alpha:
## QAM
module QAM(clk, rst, en, Din, IFout);
input clk, rst, en;
input Din;
output reg signed [17:0] IFout;
wire [1:0] spc_out;
wire [1:0] sm_i;
wire [1:0] sm_q;
wire [1:0] lf_i;
wire [1:0] lf_q;
wire [1:0] usi_i;
wire [1:0] usi_q;
wire signed [17:0] srrc_i;
wire signed [17:0] srrc_q;
wire en0;
wire en1;
wire en2;
wire en3;
reg sm_ctrl;
reg [3:0] usi_ctrl;
reg [1:0] mix_cnt;
reg sync_i0, sync_i1, sync_q0, sync_q1;
reg ce2;
always @(posedge clk or posedge rst) begin
	if (rst) begin
	    ce2 <= 1'd0;
	end
	else begin
		ce2 <= ~ce2;
	end
end
assign en0 = en & ce2;
always @(posedge clk or posedge rst) begin
	if (rst) begin
	    sync_i0 <= 1'd0;
	    sync_q0 <= 1'd0; 
	end
	else begin
		sync_i0 <= sm_i[1];
		sync_q0 <= sm_q[1];
	end
end
always @(posedge clk or posedge rst) begin
	if (rst) begin
	    sync_i1 <= 1'd0;
	    sync_q1 <= 1'd0;
	end
	else begin
		sync_i1 <= sync_i0;
		sync_q1 <= sync_q0;
	end
end
always @(posedge clk or posedge rst) begin
	if (rst) begin
	    sm_ctrl <= 1'd0;
	end
	else if (ce2) begin
		sm_ctrl <= ~sm_ctrl;
	end
end
assign en1 = (sm_ctrl & ce2) ? 1'd1 : 1'd0;
always @(posedge clk or posedge rst) begin
	if (rst) begin
	    usi_ctrl <= 1'd0;
	end
	else if(en) begin
		if(usi_ctrl == 4'd8) usi_ctrl <= usi_ctrl;
		else usi_ctrl <= usi_ctrl + 4'd1;
	end
end
assign en2 = (usi_ctrl == 4'd8) ? 1'd1 : 1'd0;
assign en3 = 1'd1;
assign lf_i = {sync_i1, 1'd1};
assign lf_q = {sync_q1, 1'd1};
SPC u_SPC(.clk(clk),
	      .rst(rst),
	      .en(en0),
	      .Din(Din),
	      .OUT(spc_out)
	      );
SM u_SM(.clk(clk),
	    .rst(rst),
	    .en(en1),
	    .Din(spc_out),
	    .I(sm_i),
	    .Q(sm_q)
	    );
USI u_USI_i(.clk(clk),
	        .rst(rst),
	        .en(en2),
	        .lf_in(lf_i),
  ...
Size in the first run: roughly 1,200 flip-flops, roughly 22 I/O pins.
make LEC_CHECK=0 ABC_AREA=1 CAP_MARGIN=20 CORE_ASPECT_RATIO=0.5 CORE_MARGIN=2 CORE_UTILIZATION=72 CTS_CLUSTER_DIAMETER=90 CTS_CLUSTER_SIZE=94 SETUP_SLACK_MARGIN=0.69 SLEW_MARGIN=20 finish   # period 2.33 ns
run.sh (not shown) runs the stock make flow with config.mk's settings and CLKGATE_MAP_FILE=.
alpha never completed, since it errored out during 4_1_cts.
> inputs changed (alpha -> beta)
- clearing SETUP_SLACK_MARGIN, which used to be 0.69
- clearing CORE_ASPECT_RATIO, which used to be 0.5
- swapping 2.33 for 2.35 in the clock period (ns, I/O delays scaled along)
## What came out
- For beta, the flow was terminated by a tool error in 5_1_grt and produced no final design.
- The number of placed cells counting well taps was comparable across alpha and beta.
- Changes observed in beta relative to alpha: share of async-settable or async-resettable flops after synthesis held; floorplan core density went up 0.21 points.
- Changes observed in beta relative to alpha: number of enable flip-flop cells stayed essentially flat; area after detailed placement stayed essentially flat; die footprint stayed essentially flat; number of distinct library cells after synthesis stayed essentially flat; post-place setup slack fell by 110 ps.
- From alpha to beta the numbers moved as follows: synthesized area neither gained nor lost much; post-detailed-placement half-perimeter wirelength higher.

* * *

run A:
Starting RTL as in the previous note.
export LEC_CHECK = 0
export ABC_AREA = 1
export CAP_MARGIN = 0
export CORE_ASPECT_RATIO = 0.5
export CORE_MARGIN = 2
export CORE_UTILIZATION = 72
export CTS_CLUSTER_DIAMETER = 90
export CTS_CLUSTER_SIZE = 94
export PLACE_DENSITY = 0.35
export SETUP_SLACK_MARGIN = 0.69
export SLEW_MARGIN = 40
create_clock -name core_clock -period 2.33 [get_ports {clk}]
As the logs show, run A stopped at clock tree synthesis (4_1_cts) after a tool error, so it never reached the end of the flow.
Input-level comparison between run B and run A:
- CTS_CLUSTER_DIAMETER removed (was 90)
- PLACE_DENSITY_LB_ADDON newly set to 0.25
- ABC_AREA removed (was 1)
- CORE_ASPECT_RATIO removed (was 0.5)
- SETUP_SLACK_MARGIN removed (was 0.69)
- SLEW_MARGIN changed from 40 to 20
- PLACE_DENSITY removed (was 0.35)
- CTS_CLUSTER_SIZE changed from 94 to 14
- CAP_MARGIN changed from 0 to 20
- the clock period (ns, I/O delays scaled along) changed from 2.33 to 3.37
Results
- Run B never completed, since it errored out during global routing (5_1_grt).
- Vertical die dimension (lower): run A
- Run B reports a lower cell area after synthesis than run A does.
- Comparing run B and run A, the higher cell total after placement was measured on run A.
- Post-synthesis simple-gate area fraction for run B is lower than for run A.
- Relative to run A, placed cell area decreased by 0.010 sq mm in run B.
- Run B vs. run A: die size went down; core region area went down; number of enable flip-flop cells did not really move.
- Run B ends up with a post-synthesis cell type count that is 42 higher than in run A.
### run B -> run C
- changing CAP_MARGIN from 20 to 0
- removing PLACE_DENSITY_LB_ADDON (formerly 0.25)
- setting SETUP_SLACK_MARGIN to 0.45 for the first time
- changing CTS_CLUSTER_SIZE from 14 to 70
- changing the clock period (ns, I/O delays scaled along) from 3.37 to 3.72
[summary]
- The layout from run C, despite a flow that completed every stage, fails the layout checks, with the failing checks listed as negative setup slack.
- Reported for run C and run B, area share of xor/xnor cells in the synthesized design turned out identical to the last digit.
- Distinct cell type count after synthesis: run C vs run B identical
- Re number of buffers added by the clock tree synthesis step: run C and run B aren't equal, and the lower value belongs to run C.
- The number of cell instances after yosys synthesis was comparable across run C and run B.
- Total die size: run C vs run B identical
- Diff run B -> run C: clock sink total did not really move; worst setup timing slack at the placement stage went up by 0.26 ns.
> inputs changed (run C -> run D)
- changing CORE_UTILIZATION from 72 to 40
- removing SETUP_SLACK_MARGIN (formerly 0.45)
- removing CTS_CLUSTER_SIZE (formerly 70)
- changing CAP_MARGIN from 0 to 20
- changing the clock period (ns, I/O delays scaled along) from 3.72 to 4.66
### Flow results
- Run D finished every stage and its layout cleared the timing, DRC and antenna checks.
- u_USI_q.hf_out[0] as the launch point of the worst path was reported by run D, and u_USI_i.hf_out[1] by run C.
- Looking at setup clock skew after layout, run D sits 0.016 ns lower than run C does.
- Run D has more setup slack than run C.
- Between run C and run D, the routed wire length is lower for run D.
- Of the two values seen for cell with the largest stage delay on the worst path, sky130_fd_sc_hd__o41ai_1 was produced by run D and sky130_fd_sc_hd__xor2_4 by run C.
- Compare run C and run D | first-pass detailed-route iteration total lower: run D
- When the final numbers for run C and run D were put side by side, the data required time at the worst endpoint turned out to be greater in run D.
The following lists how run E was set up differently from run D:
- CORE_UTILIZATION now 66, was 40
- the clock period (ns, I/O delays scaled along) now 3.34, was 4.66
==> results <==
The flow completed for run E, but it is not clean: the layout still shows negative setup slack. Going from run D to run E, setup slack now smaller; worst path required time now sits lower; met3 capacity usage during global routing went up 1.6 points. Of the two values seen for class of the tightest hold or removal check, primary input to asynchronous set/reset pin was produced by run E and flip-flop to flip-flop by run D. What run E reported for clock buffer count in the final layout has to be multiplied by 1.07 to get the figure for run D. Higher total CTS buffers goes to run D over run E. Sort run E and run D by minimum clock period after layout desc -> top: run D. Comparing run E and run D, the lower routed length per instance was measured on run D.
